## mul_op
module mul_op #(parameter INPUTS = 2,
		parameter OUTPUTS = 1,
		parameter DATA_IN_SIZE = 32,
		parameter DATA_OUT_SIZE = 32)
		(
		input clk,
		input rst,
		input [INPUTS * (DATA_IN_SIZE)- 1 : 0]data_in_bus,
		input [INPUTS - 1 : 0]valid_in_bus,
		output [INPUTS - 1 : 0] ready_in_bus,
		output [OUTPUTS * (DATA_OUT_SIZE) - 1 : 0]data_out_bus,
		output [OUTPUTS - 1 : 0]valid_out_bus,
		input 	[OUTPUTS - 1 : 0] ready_out_bus
);
Size: roughly 1900 cells after synthesis, about 100 I/O pins, about 21000 sq um of cells after synthesis.
clock: 12.9 ns
lec_check: 0
cap_margin: 20
cell_pad_in_sites_global_placement: 0
core_aspect_ratio: 1.45
core_margin: 7
core_utilization: 72
cts_cluster_diameter: 240
cts_cluster_size: 99
min_routing_layer: met1
place_density: 0.43
setup_slack_margin: -1.28
slew_margin: 20
tns_end_percent: 30
run.sh (not shown) runs the stock make flow with config.mk's settings and CLKGATE_MAP_FILE=.
Rerun with:
ABC_AREA = 1   (was unset)
CAP_MARGIN = 5   (was 20)
CELL_PAD_IN_SITES_GLOBAL_PLACEMENT = 1   (was 0)
CORE_ASPECT_RATIO = 0.89   (was 1.45)
CORE_UTILIZATION = 60   (was 72)
CTS_CLUSTER_DIAMETER = 202   (was 240)
CTS_CLUSTER_SIZE = 46   (was 99)
GPL_ROUTABILITY_DRIVEN = 1   (was unset)
GPL_TIMING_DRIVEN = 0   (was unset)
HOLD_SLACK_MARGIN = 0.07   (was unset)
MAX_ROUTING_LAYER = met4   (was unset)
PLACE_DENSITY = unset   (was 0.43)
PLACE_DENSITY_LB_ADDON = 0.05   (was unset)
SETUP_SLACK_MARGIN = 1.94   (was -1.28)
SLEW_MARGIN = 25   (was 20)
TNS_END_PERCENT = 65   (was 30)
Register-to-register slack loses 0.66 ns.
Die area grows by 24%.
Design area goes up by 6.4%.
Rerun with:
ABC_AREA = unset   (was 1)
CAP_MARGIN = 20   (was 5)
CORE_ASPECT_RATIO = unset   (was 0.89)
CORE_UTILIZATION = 17   (was 60)
CTS_CLUSTER_DIAMETER = unset   (was 202)
CTS_CLUSTER_SIZE = unset   (was 46)
GPL_ROUTABILITY_DRIVEN = unset   (was 1)
GPL_TIMING_DRIVEN = unset   (was 0)
HOLD_SLACK_MARGIN = unset   (was 0.07)
MAX_ROUTING_LAYER = unset   (was met4)
SLEW_MARGIN = 20   (was 25)
TNS_END_PERCENT = unset   (was 65)
After rerunning: The changed run went through all stages and came out clean; cell area came out higher by 0.76%; final cell count is higher by 15%; die size increases to 3.1 times its value; via count goes down by 22%; clock-buffer cell count is unchanged; synthesized area came out lower by 5.1%; routed wire length climbs by 15%.
Rerun with:
ABC_AREA = 1   (was unset)
CAP_MARGIN = 5   (was 20)
CORE_ASPECT_RATIO = 0.89   (was unset)
CORE_UTILIZATION = 60   (was 17)
CTS_CLUSTER_DIAMETER = 202   (was unset)
CTS_CLUSTER_SIZE = 46   (was unset)
GPL_ROUTABILITY_DRIVEN = 1   (was unset)
GPL_TIMING_DRIVEN = 0   (was unset)
HOLD_SLACK_MARGIN = 0.07   (was unset)
MAX_ROUTING_LAYER = met4   (was unset)
SLEW_MARGIN = 15   (was 20)
TNS_END_PERCENT = 95   (was unset)
The new run produced a clean layout.
Worst setup slack gains 0.018 ns.
Die area goes down by 68%.
Final cell count drops by 13%.
Non-clock buffer count rose by 83.
Clock-buffer cell count does not change.
Synthesized cell count went up by 34%.
Fmax stays flat.
Routed wire length is lower by 13%.
Register-to-register slack improves by 0.02 ns.

Starting RTL as in the previous note.
export LEC_CHECK = 0
export ABC_AREA = 1
export CAP_MARGIN = 20
export CELL_PAD_IN_SITES_DETAIL_PLACEMENT = 1
export CORE_MARGIN = 9
export CORE_UTILIZATION = 40
export HOLD_SLACK_MARGIN = -0.08
export MAX_ROUTING_LAYER = met4
export SLEW_MARGIN = 15
create_clock -name core_clock -period 7.01 [get_ports {clk}]
Rerun with:
==> flow/config.mk (replaced) <==
export PLATFORM = sky130hd
export DESIGN_NAME = mul_op
export DESIGN_NICKNAME = mul_op
export VERILOG_FILES = /design/flow/design.v
export SDC_FILE = /design/flow/constraint.sdc
export NUM_CORES = 4
export LEC_CHECK = 0
export CAP_MARGIN = 20
export CORE_MARGIN = 2
export CORE_UTILIZATION = 40
export SLEW_MARGIN = 20
==> flow/constraint.sdc (replaced) <==
create_clock -name core_clock -period 4.99 [get_ports {clk}]
set_input_delay 0.9980 -clock core_clock [delete_from_list [all_inputs] [get_ports {clk}]]
set_output_delay 0.9980 -clock core_clock [all_outputs]
set_load 0.01 [all_outputs]
Effect: The changed run produced a layout that fails on setup timing; cell count fell by 14%; global-route usage fell by 0.65 points; synthesized cell count fell by 25%; sequential share of layout area fell by 0.85 points; worst setup slack gets worse by 1.9 ns; count of clock-buffer cells in the layout rose by 1; critical path depth fell by 1.

== v13 ==
Starting RTL as in the previous note.
clock: 6.54 ns
lec_check: 0
cap_margin: 0
cell_pad_in_sites_global_placement: 0
core_aspect_ratio: 0.91
core_margin: 2
core_utilization: 72
cts_cluster_diameter: 28
cts_cluster_size: 50
min_routing_layer: met1
place_density_lb_addon: 0.0
setup_slack_margin: 1.94
slew_margin: 10
tns_end_percent: 60
No crash in v13: every stage finished, but the layout fails its final checks due to negative setup slack.
For v49, these inputs were changed with respect to v13:
Settings: MIN_ROUTING_LAYER removed (was met1); SLEW_MARGIN changed from 10 to 20; CORE_UTILIZATION changed from 72 to 40; CORE_ASPECT_RATIO removed (was 0.91); CAP_MARGIN changed from 0 to 20; TNS_END_PERCENT removed (was 60); SETUP_SLACK_MARGIN removed (was 1.94); PLACE_DENSITY_LB_ADDON removed (was 0.0); CTS_CLUSTER_DIAMETER removed (was 28); CELL_PAD_IN_SITES_GLOBAL_PLACEMENT removed (was 0); CTS_CLUSTER_SIZE removed (was 50); the clock period (ns, I/O delays scaled along) changed from 6.54 to 7.52.
Notes after the runs:
No stage failed in v49, and the final checks on the layout all came back clean.
Comparing v13 and v49, depth of the most critical reg-to-reg path is higher on v13.
The higher global-route wire length before repair of v13 and v49 is in v13.
Looking at design area across v13 and v49, the one that comes out lower is v49.
In the flow results for v13 and v49, the final cycle utilization of the critical path is smaller on v49.
#### Input delta (v42 over v49)
Settings: swapping 40 for 57 in CORE_UTILIZATION.
## What came out
- Of the two values seen for origin of the worst setup path, multiply_unit.b_reg[7] was produced by v42 and multiply_unit.a_reg[9] by v49.
- Taking v49 as the reference, in v42 total of endpoints with negative setup slack in the final report was more or less identical; total number of vias went up by about 2%.
## Diff of input files: v40 against v42
Settings: a change of CORE_UTILIZATION from 57 to 10; a change of the clock period (ns, I/O delays scaled along) from 7.52 to 8.92.
==> comparison <==
Buffering overhead was lower in the run labelled v40.
Of v42 and v40, v40 shows the higher tally of clock buffers in the finished layout, with v42 below it.
Fmax: v40 lower than v42
As far as number of synthesized flops with an enable pin goes, v40 and v42 are indistinguishable; the numbers are identical.
After detailed routing, v42 needs less wire than v40.
The met1 usage of v40 falls short of that of v42 by 31 points.
Clock latency of the later-clocked register in the worst-skew pair was lower in the run labelled v42.
The following lists how v21 was set up differently from v40:
Settings: CORE_UTILIZATION: 10 -> 70; the clock period (ns, I/O delays scaled along): 8.92 -> 6.49.
[summary]
From the logs: v21 reached the end of the flow and failed the layout checks with negative setup slack. Against v40, v21 comes in 170 ps lower on transition time at the pin with the least slew margin. For v21, the start point of the critical path was multiply_unit.a_reg[15], unlike v40, where it was multiply_unit.b_reg[3]. The higher setup violation total in the final timing report of v21 and v40 is in v21.
> inputs changed (v21 -> v6)
Settings: an added CTS_CLUSTER_DIAMETER of 227; a change of CORE_UTILIZATION from 70 to 72; a change of the clock period (ns, I/O delays scaled along) from 6.49 to 3.52.
Every stage of v6 finished as expected; the final checks, on the other hand, flagged negative setup slack, which means the layout fails. [compare] base=v21 new=v6: number of optimization iterations in the first detailed-route pass grew by 2; met2 routing resource usage after global routing went up by 13 points; via count increased by 1,671 relative to the old numbers; aggregate global-route resource usage now larger. v6 reports a higher relative area change from synthesis to final layout than v21 does.

build 54:
The RTL this note starts from:
==> flow/design.v <==
module joinC #(parameter N = 5)(
	input [N - 1 : 0] valid_in,
	output reg  [N - 1 : 0] ready_in,
	output valid_out,
	input ready_out
);
	assign valid_out = &valid_in; 
	reg[N - 1 : 0] singleValid;
	integer i, j;
	always @(*)begin
		for(i = 0; i < N; i = i + 1)begin
			singleValid[i] = 1;
			for(j = 0; j < N; j = j + 1)
				if(i != j)
					singleValid[i] = singleValid[i] & valid_in[j];
		end
		for(i = 0; i < N; i = i + 1)begin
			ready_in[i] = singleValid[i] & ready_out;
		end
	end
endmodule
module OEHB #(parameter INPUTS = 1,
		parameter OUTPUTS = 1,
		parameter DATA_IN_SIZE = 32,
		parameter DATA_OUT_SIZE = 32)
	(
		input clk,
		input rst,
		input [INPUTS * (DATA_IN_SIZE)- 1 : 0]data_in_bus,
		input [INPUTS - 1 : 0]valid_in_bus,
		output [INPUTS - 1 : 0] ready_in_bus,
		output [OUTPUTS * (DATA_OUT_SIZE) - 1 : 0]data_out_bus,
		output reg [OUTPUTS - 1 : 0]valid_out_bus,
		input 	[OUTPUTS - 1 : 0] ready_out_bus
);
	wire reg_en;
	reg [DATA_IN_SIZE - 1 : 0] data_reg;
	always@(posedge clk, posedge rst)
		if(rst)
			valid_out_bus[0] <= 0;
		else
			valid_out_bus[0] <= valid_in_bus[0] | ~ready_in_bus[0];
	always@(posedge clk, posedge rst)
		if(rst)
			data_reg <= 0;
		else if(reg_en)
			data_reg <= data_in_bus[0 * DATA_IN_SIZE +: DATA_IN_SIZE];
	assign data_out_bus[0 * DATA_OUT_SIZE +: DATA_OUT_SIZE] = data_reg;
	assign ready_in_bus[0] = ~valid_out_bus[0] | ready_out_bus[0];
	assign reg_en = ready_in_bus[0] & valid_in_bus[0];
endmodule
module delay_buffer #(parameter SIZE = 32) (
	input clk, rst,
	input valid_in, ready_in,
	output valid_out
);
	reg [SIZE - 1 : 0] shift_reg;
	always @(posedge clk)begin
		if(ready_in | rst)
			shift_reg[0] <= valid_in;
	end
	always @(posedge clk)begin
		if(rst)
			shift_reg[SIZE - 1 : 1] <= 0;
		else if(ready_in)
			shift_reg[SIZE - 1 : 1] <= shift_reg[SIZE - 2 : 0];
	end
	assign valid_out = shift_reg[SIZE - 1];
endmodule
module mul_4_stage (
	input clk, ce,
	input[31 : 0] a,
	input [31 : 0] b,
	output [31 : 0] p
);
	reg [31 : 0] a_reg, b_reg, q0, q1, q2;
	wire [63 : 0] mul_wire;
	assign mul_wire = a_reg * b_reg;
	wire [31 : 0] mul;
	assign mul = mul_wire[31 : 0];
	always @(posedge clk)
		if(ce)begin
			a_reg <= a;
			b_reg <= b;
			q0 <= mul;
			q1 <= q0;
			q2 <= q1;
		end
	assign p = q2;
endmodule
module mul_op #(parameter INPUTS = 2,
		parameter OUTPUTS = 1,
		parameter DATA_IN_SIZE = 32,
		parameter DATA_OUT_SIZE = 32)
		(
		input clk,
		input rst,
		input [INPUTS * (DATA_IN_SIZE)- 1 : 0]data_in_bus,
		input [INPUTS - 1 : 0]valid_in_bus,
		output [INPUTS - 1 : 0] ready_in_bus,
		output [OUTPUTS * (DATA_OUT_SIZE) - 1 : 0]data_out_bus,
		output [OUTPUTS - 1 : 0]valid_out_bus,
		input 	[OUTPUTS - 1 : 0] ready_out_bus
);
	localparam LATENCY = 4;
	wire [2 * DATA_OUT_SIZE - 1 : 0] temp_result;
	wire join_valid;
	wire buff_valid, oehb_valid, oehb_ready;
	wire oehb_dataOut, oehb_datain;
	joinC #(.N(INPUTS)) add_fork(.valid_in(valid_in_bus), .ready_in(ready_in_bus), .valid_out(join_valid), .ready_out(oehb_ready));
	mul_4_stage multiply_unit (.clk(clk), .ce(oehb_ready), .a(data_in_bus[0 * DATA_IN_SIZE +: DATA_IN_SIZE]), .b(data_in_bus[1 * DATA_IN_SIZE +: DATA_IN_SIZE]), .p(data_out_bus[0 * DATA_OUT_SIZE +: DATA_OUT_SIZE]));
	delay_buffer #(.SIZE(LATENCY - 1))delay_buff(.clk(clk), .rst(rst), .valid_in(join_valid), .ready_in(oehb_ready), .valid_out(buff_valid));
	OEHB #(.INPUTS(1), .OUTPUTS(1), .DATA_IN_SIZE(1), .DATA_OUT_SIZE(1)) oehb_buffer (.clk(clk), .rst(rst),
										 .data_in_bus(1'b0), .valid_in_bus(buff_valid), .ready_in_bus(oehb_ready),
										 .data_out_bus(oehb_dataOut), .valid_out_bus(valid_out_bus[0]), .ready_out_bus(ready_out_bus[0]));
endmodule
==> flow/config.mk <==
export PLATFORM = sky130hd
export DESIGN_NAME = mul_op
export DESIGN_NICKNAME = mul_op
export VERILOG_FILES = /design/flow/design.v
export SDC_FILE = /design/flow/constraint.sdc
export NUM_CORES = 4
export LEC_CHECK = 0
export CAP_MARGIN = 40
export CORE_MARGIN = 2
export CORE_UTILIZATION = 72
export CTS_CLUSTER_DIAMETER = 98
export CTS_CLUSTER_SIZE = 21
export SLEW_MARGIN = 20
==> flow/constraint.sdc <==
create_clock -name core_clock -period 6.23 [get_ports {clk}]
set_input_delay 1.2460 -clock core_clock [delete_from_list [all_inputs] [get_ports {clk}]]
set_output_delay 1.2460 -clock core_clock [all_outputs]
set_load 0.01 [all_outputs]
The final report for build 54 shows a completed flow and a layout that fails verification, specifically setup timing.
For build 18, these inputs were changed with respect to build 54:
# build 54
export LEC_CHECK = 0
export CAP_MARGIN = 40
export CORE_MARGIN = 2
export CORE_UTILIZATION = 72
export CTS_CLUSTER_DIAMETER = 98
export CTS_CLUSTER_SIZE = 21
export SLEW_MARGIN = 20
create_clock -name core_clock -period 6.23 [get_ports {clk}]
# build 18
export LEC_CHECK = 0
export CAP_MARGIN = 40
export CORE_ASPECT_RATIO = 0.86
export CORE_MARGIN = 2
export CORE_UTILIZATION = 72
export CTS_CLUSTER_DIAMETER = 381
export CTS_CLUSTER_SIZE = 21
export SLEW_MARGIN = 20
export TNS_END_PERCENT = 10
create_clock -name core_clock -period 5.93 [get_ports {clk}]
==> comparison <==
Build 18: complete, dirty (setup timing)
Build 18 vs build 54: number of rows in the core area down
Diff build 54 -> build 18: final core utilization +0.56 points; flip-flop count comparable; maximum frequency was more or less identical.
Comparing relative slew slack for build 18 and build 54, the bigger number came from build 54.
Higher slew at the pin with the worst max-slew slack among build 18 and build 54: build 18
Layout overhead on the synthesized area (lower): build 18
In build 18 the area used by multi-input combinational logic turned out 0.59% lower than in build 54.
Comparing build 18 and build 54, the higher total of cells resized after clock tree synthesis is on build 54.
The inputs of build 97 differ from those of build 18 as listed below.
# build 18
export LEC_CHECK = 0
export CAP_MARGIN = 40
export CORE_ASPECT_RATIO = 0.86
export CORE_MARGIN = 2
export CORE_UTILIZATION = 72
export CTS_CLUSTER_DIAMETER = 381
export CTS_CLUSTER_SIZE = 21
export SLEW_MARGIN = 20
export TNS_END_PERCENT = 10
create_clock -name core_clock -period 5.93 [get_ports {clk}]
# build 97
export LEC_CHECK = 0
export CAP_MARGIN = 40
export CORE_MARGIN = 2
export CORE_UTILIZATION = 40
export SLEW_MARGIN = 20
export TNS_END_PERCENT = 50
create_clock -name core_clock -period 8.0 [get_ports {clk}]
--- outcome ---
- Build 97 completed end to end with timing, DRC and antenna clean.
- Build 97 ended up with multiply_unit.b_reg[5]$_DFFE_PN_ as its startpoint of the most critical setup path; build 18 ended up with multiply_unit.b_reg[4]$_DFFE_PN_.
- Compared with build 18, build 97 shows final design utilization lower by 43 points.
- Summary of build 97 over build 18: signed area change from the synthesized netlist to the final layout went down 8.0 points; number of cells on the worst reg-to-reg path went down 3; post-layout period usage of the worst path went down 29 points.
- The higher design area came out of build 18.
- Build 97 vs build 18: site row count up by more than a quarter
